==> build 92 <==
// datapath
module datapath(clk, rst, sw, seg0, seg1,seg2,seg3, mem_addr, mem_wdata, mem_we, mem_rdata);
Settings: LEC_CHECK=0, ABC_AREA=0, CAP_MARGIN=20, CORE_ASPECT_RATIO=0.64, CORE_MARGIN=2, CORE_UTILIZATION=72, CTS_CLUSTER_DIAMETER=351, PLACE_DENSITY_LB_ADDON=0.01, SLEW_MARGIN=20, TNS_END_PERCENT=40; clock period 9.24 ns.
run.sh (not shown) runs the stock make flow with config.mk's settings and CLKGATE_MAP_FILE=.
==> inputs of trial 69, as changes to build 92 <==
- ABC_AREA: 0 -> default
- CORE_ASPECT_RATIO: 0.64 -> default
- CORE_MARGIN: 2 -> 4
- CORE_UTILIZATION: 72 -> 40
- CTS_CLUSTER_DIAMETER: 351 -> default
- PLACE_DENSITY_LB_ADDON: 0.01 -> default
- TNS_END_PERCENT: 40 -> default
==> flow/constraint.sdc (replaced) <==
create_clock -name core_clock -period 9.3 [get_ports {clk}]
set_input_delay 1.8600 -clock core_clock [delete_from_list [all_inputs] [get_ports {clk}]]
set_output_delay 1.8600 -clock core_clock [all_outputs]
set_load 0.01 [all_outputs]
==> inputs of build 75, as changes to build 92 <==
- ABC_AREA: 0 -> default
- CORE_ASPECT_RATIO: 0.64 -> default
- CTS_CLUSTER_DIAMETER: 351 -> 55
- MAX_ROUTING_LAYER: default -> met4
- PLACE_DENSITY: default -> 0.65
- PLACE_DENSITY_LB_ADDON: 0.01 -> default
- SETUP_SLACK_MARGIN: default -> 1.14
- TNS_END_PERCENT: 40 -> default
==> flow/constraint.sdc (replaced) <==
create_clock -name core_clock -period 9.3 [get_ports {clk}]
set_input_delay 1.8600 -clock core_clock [delete_from_list [all_inputs] [get_ports {clk}]]
set_output_delay 1.8600 -clock core_clock [all_outputs]
set_load 0.01 [all_outputs]
==> results <==
Height of the die: trial 69 280.1 microns; build 75 206.8 microns; build 92 166.3 microns
Core outline area: trial 69 73210 sq um; build 75 40740 sq um; build 92 40600 sq um
Sum of buffers and inverters on the critical path: trial 69 12; build 75 -; build 92 7
Routed vias: trial 69 26987; build 75 -; build 92 29836
Leading cell kind: trial 69 logic gates; build 75 -; build 92 logic gates
Clock-pin slew reported for the worst setup and hold paths after clock tree synthesis: trial 69 0.07 ns; build 75 -; build 92 0.07 ns
Routability cong.: trial 69 0.9640; build 75 1.079; build 92 1.138
Status: trial 69 complete, no violations; build 75 stopped before the end; build 92 finished with violations
Stage where the flow stopped: trial 69 -; build 75 5_1_grt; build 92 -
Reasons for failing layout checks: trial 69 -; build 75 -; build 92 setup timing
Post-DP Area: trial 69 33370 sq um; build 75 32420 sq um; build 92 32170 sq um
Cell occurring most often along the worst timing path: trial 69 sky130_fd_sc_hd__fa_1; build 75 -; build 92 sky130_fd_sc_hd__fa_2
Wirelength per Cell: trial 69 26.59 microns; build 75 -; build 92 31.09 microns
Number of DRC violations after detailed routing: trial 69 0; build 75 -; build 92 0
Hold Path End: trial 69 alu_inst.mul_accumulator.Q[2]; build 75 -; build 92 alu_inst.mul_accumulator.Q[4]
Register-to-register setup slack: trial 69 0.31 ns; build 75 -; build 92 -0.01 ns
Crit path DRT: trial 69 9.76 ns; build 75 -; build 92 9.66 ns
Die Width: trial 69 280.1 microns; build 75 206.8 microns; build 92 257.5 microns
DP HPWL: trial 69 84.43 mm; build 75 84.88 mm; build 92 86.14 mm
Number of buffers other than clock buffers in the final layout: trial 69 401; build 75 -; build 92 332
Hold slack: trial 69 0.4943 ns; build 75 -; build 92 0.5126 ns
Number of warnings the tools reported: trial 69 63; build 75 -; build 92 63

========
==> job 4300 <==
Starting RTL as in the previous note.
Settings: LEC_CHECK=0, ABC_AREA=1, CAP_MARGIN=30, CELL_PAD_IN_SITES_DETAIL_PLACEMENT=0, CORE_ASPECT_RATIO=1.7, CORE_MARGIN=4, CORE_UTILIZATION=29, CTS_CLUSTER_DIAMETER=62, CTS_CLUSTER_SIZE=82, GPL_ROUTABILITY_DRIVEN=1, GPL_TIMING_DRIVEN=0, MAX_ROUTING_LAYER=met4, PLACE_DENSITY_LB_ADDON=0.11, SETUP_SLACK_MARGIN=-0.09, SLEW_MARGIN=5, TNS_END_PERCENT=40; clock period 8.97 ns.
==> inputs of job 1637, as changes to job 4300 <==
==> flow/config.mk (replaced) <==
export PLATFORM = sky130hd
export DESIGN_NAME = datapath
export DESIGN_NICKNAME = datapath
export VERILOG_FILES = /design/flow/design.v
export SDC_FILE = /design/flow/constraint.sdc
export NUM_CORES = 4
export LEC_CHECK = 0
export CAP_MARGIN = 0
export CORE_MARGIN = 2
export CORE_UTILIZATION = 72
export PLACE_DENSITY = 0.42
export SLEW_MARGIN = 20
export TNS_END_PERCENT = 50
==> flow/constraint.sdc (replaced) <==
create_clock -name core_clock -period 5.77 [get_ports {clk}]
set_input_delay 1.1540 -clock core_clock [delete_from_list [all_inputs] [get_ports {clk}]]
set_output_delay 1.1540 -clock core_clock [all_outputs]
set_load 0.01 [all_outputs]
==> inputs of job 910, as changes to job 4300 <==
==> flow/config.mk (replaced) <==
export PLATFORM = sky130hd
export DESIGN_NAME = datapath
export DESIGN_NICKNAME = datapath
export VERILOG_FILES = /design/flow/design.v
export SDC_FILE = /design/flow/constraint.sdc
export NUM_CORES = 4
export LEC_CHECK = 0
export CAP_MARGIN = 20
export CORE_MARGIN = 4
export CORE_UTILIZATION = 35
export SLEW_MARGIN = 20
==> flow/constraint.sdc (replaced) <==
create_clock -name core_clock -period 9.1 [get_ports {clk}]
set_input_delay 1.8200 -clock core_clock [delete_from_list [all_inputs] [get_ports {clk}]]
set_output_delay 1.8200 -clock core_clock [all_outputs]
set_load 0.01 [all_outputs]
==> impl_metrics.toml <==
# generated from flow reports
[run_status]
status = "finished with violations"
violations = "negative setup slack"

[floorplanning]
row_count = 153
die_w_um = 254

[synth]
ys_sh_simple_pct = 21.5
synthCells = 3953

[worst_setup_path]
critPathTopFamily = "adder cells"
r2r-end = "alu_inst.mul_accumulator.Q[14]$_DFFE_PP0P_"

[sta]
setup_violations = 1
hold_viol = 0
setup_slack_ps = -9.53

[placed_design]
place_inst = 5380

[detailed_routing]
diodes = 0

[worst_hold_path]
hold_end = "alu_inst.accumulator.Q[3]$_DFFE_PP0P_"

[cells_and_area]
final_util_pct = 33.9

[run]
warnings = 56
the above is filed under job 4300

==> impl_metrics.toml <==
# generated from flow reports
[run_status]
status = "timing/DRC/antenna clean"

[floorplanning]
row_count = 106

[sta]
hold_viol = 0
setup_violations = 0
setup_slack_ps = 207

[synth]
synthCells = 3185

[placed_design]
place_inst = 4509

[worst_hold_path]
hold_end = "r1.Q[6]$_DFFE_PP0P_"

[cells_and_area]
final_util_pct = 42.7

[detailed_routing]
diodes = 0
the above is filed under job 910

==> impl_metrics.toml <==
# physical design summary
[synth]
topCombFamilyByArea = "adder cells"
ys_sh_simple_pct = 14.1
synthCells = 3185

[run_status]
stop_stage = "global routing"
status = "did not finish"
stop_error = "[ERROR GRT-0116] Global routing finished with congestion. Check the congestion regions in the DRC Viewer."

[clock_tree]
cts.sinks = 342

[placed_design]
place_inst = 4331

[floorplanning]
row_count = 74
die_w_um = 207

[global_route]
met1_usage_pct = 88.3
the above is filed under job 1637


========
==> run a <==
datapath again, from the RTL that the note above started with.
## datapath
module datapath(clk, rst, sw, seg0, seg1,seg2,seg3, mem_addr, mem_wdata, mem_we, mem_rdata);
==> flow/config.mk <==
export PLATFORM = sky130hd
export DESIGN_NAME = datapath
export DESIGN_NICKNAME = datapath
export VERILOG_FILES = /design/flow/design.v
export SDC_FILE = /design/flow/constraint.sdc
export NUM_CORES = 4
export LEC_CHECK = 0
export CAP_MARGIN = 20
export CORE_MARGIN = 2
export CORE_UTILIZATION = 72
export CTS_CLUSTER_SIZE = 24
export HOLD_SLACK_MARGIN = 0.3
export PLACE_DENSITY = 0.55
export SETUP_SLACK_MARGIN = 0.46
export SLEW_MARGIN = 20
==> flow/constraint.sdc <==
create_clock -name core_clock -period 3.05 [get_ports {clk}]
set_input_delay 0.6100 -clock core_clock [delete_from_list [all_inputs] [get_ports {clk}]]
set_output_delay 0.6100 -clock core_clock [all_outputs]
set_load 0.01 [all_outputs]
==> run b (differences from run a) <==
- CORE_UTILIZATION: 72 -> 65
- CTS_CLUSTER_SIZE: 24 -> default
- HOLD_SLACK_MARGIN: 0.3 -> default
- MAX_ROUTING_LAYER: default -> met4
- PLACE_DENSITY: 0.55 -> default
- SETUP_SLACK_MARGIN: 0.46 -> default
==> flow/constraint.sdc (replaced) <==
create_clock -name core_clock -period 7.9 [get_ports {clk}]
set_input_delay 1.5800 -clock core_clock [delete_from_list [all_inputs] [get_ports {clk}]]
set_output_delay 1.5800 -clock core_clock [all_outputs]
set_load 0.01 [all_outputs]
==> reports/qor.yml <==
outcome:
  stop_error: "[ERROR DPL-0038] Utilization greater than 100%, impossible to legalize"
  haltStage: "clock tree synthesis"
  status: "did not finish"
floorplan:
  die_h_microns: 207
  initCoreUtil_pct: 72.7
  core_area_sq_um: 40700
  num_rows: 74
  chip_area_sq_um: 42800
  die_w_microns: 207
place:
  dp_slack_ps: -6110
  dp_hpwl_microns: 113000
  postPlaceCellArea_sq_um: 38800
-- figures above: run a

==> reports/qor.yml <==
place:
  dp_slack_ps: -1220
floorplan:
  die_h_microns: 217
  chip_area_sq_um: 47300
outcome:
  status: "finished with violations"
  failed_checks: "negative setup slack"
final_timing:
  setup_viol: 25
  fin_ws_ps: -1230
-- figures above: run b


========
==> inputs of branch cedar <==
datapath again, from the RTL that the note above started with.
clock: 3.48 ns
lec_check: 0
abc_area: 1
cap_margin: 20
core_aspect_ratio: 0.7
core_margin: 2
core_utilization: 72
cts_cluster_diameter: 372
cts_cluster_size: 99
hold_slack_margin: -0.09
place_density: 0.43
setup_slack_margin: 0.74
slew_margin: 20
==> inputs of branch garnet, as changes to branch cedar <==
Settings changed: ABC_AREA 1 to default, CORE_ASPECT_RATIO 0.7 to default, CORE_UTILIZATION 72 to 64, CTS_CLUSTER_DIAMETER 372 to default, CTS_CLUSTER_SIZE 99 to default, HOLD_SLACK_MARGIN -0.09 to default, PLACE_DENSITY 0.43 to default, PLACE_DENSITY_LB_ADDON from default to 0.08, SETUP_SLACK_MARGIN 0.74 to -0.45.
==> flow/constraint.sdc (replaced) <==
create_clock -name core_clock -period 8.86 [get_ports {clk}]
set_input_delay 1.7720 -clock core_clock [delete_from_list [all_inputs] [get_ports {clk}]]
set_output_delay 1.7720 -clock core_clock [all_outputs]
set_load 0.01 [all_outputs]
==> inputs of branch delta, as changes to branch cedar <==
Settings changed: ABC_AREA 1 to default, CORE_ASPECT_RATIO 0.7 to default, CORE_UTILIZATION 72 to 70, CTS_CLUSTER_DIAMETER 372 to default, CTS_CLUSTER_SIZE 99 to default, HOLD_SLACK_MARGIN -0.09 to default, PLACE_DENSITY 0.43 to default, PLACE_DENSITY_LB_ADDON from default to 0.01, SETUP_SLACK_MARGIN 0.74 to -0.45.
==> flow/constraint.sdc (replaced) <==
create_clock -name core_clock -period 8.63 [get_ports {clk}]
set_input_delay 1.7260 -clock core_clock [delete_from_list [all_inputs] [get_ports {clk}]]
set_output_delay 1.7260 -clock core_clock [all_outputs]
set_load 0.01 [all_outputs]
==> notes <==
Branch cedar stopped in clock tree synthesis (4_1_cts) (DPL-0033). Branch delta reached the layout checks and failed them: setup timing. Branch garnet completed, yet does not pass: setup timing. Wire length: branch delta is higher than branch garnet (about 7%). In branch garnet the worst setup slack is higher than in branch delta, by 0.31 ns. Worst hold slack: branch garnet is worse than branch delta (0.0064 ns). Of branch delta and branch garnet, branch garnet has the higher cell count (gap about 0.7%, measured against branch garnet). Between branch garnet and branch cedar, the lower synthesized cell count is in branch garnet (gap 19%, measured against branch cedar). In area after synthesis, branch garnet and branch delta do not differ. In branch delta the clock skew is higher than in branch garnet, by 0.0027 ns.
==> figures <==
quantity                                                                        branch cedar         branch delta        branch garnet
Maximum number of pins on one net before global-route repair                               -                  145                  150
Die width                                                                             247 um               210 um               219 um
Worst Setup Start Kind                                                                     -                 flop                 flop
Global-route wire length before repair                                                     -               185 mm               176 mm
Sequential element share of the synthesized area                                       28.7%                29.0%                29.0%
Post-synth design cell area                                                        29900 um2            29600 um2            29600 um2
Avg Synthesized Cell Area                                                           7.55 um2             9.30 um2             9.30 um2
Final worst hold slack                                                                     -             0.499 ns             0.493 ns
TritonCTS Buffers                                                                          -                   39                   39
Fin util                                                                                   -                84.1%                76.4%
DRC violation total after the first TritonRoute iteration                                  -                 5321                 4298
Met1 track demand over resource in global routing                                          -                65.9%                59.6%
Vias in the first global route                                                             -                30692                29089
Tightest slew margin relative to the limit                                                 -                17.5%                24.6%
Outcome                                                                       did not finish      failed layout checks      failed layout checks
Failing step                                                  clock tree synthesis (4_1_cts)                    -                    -
Violated checks                                                                            -         setup timing         setup timing
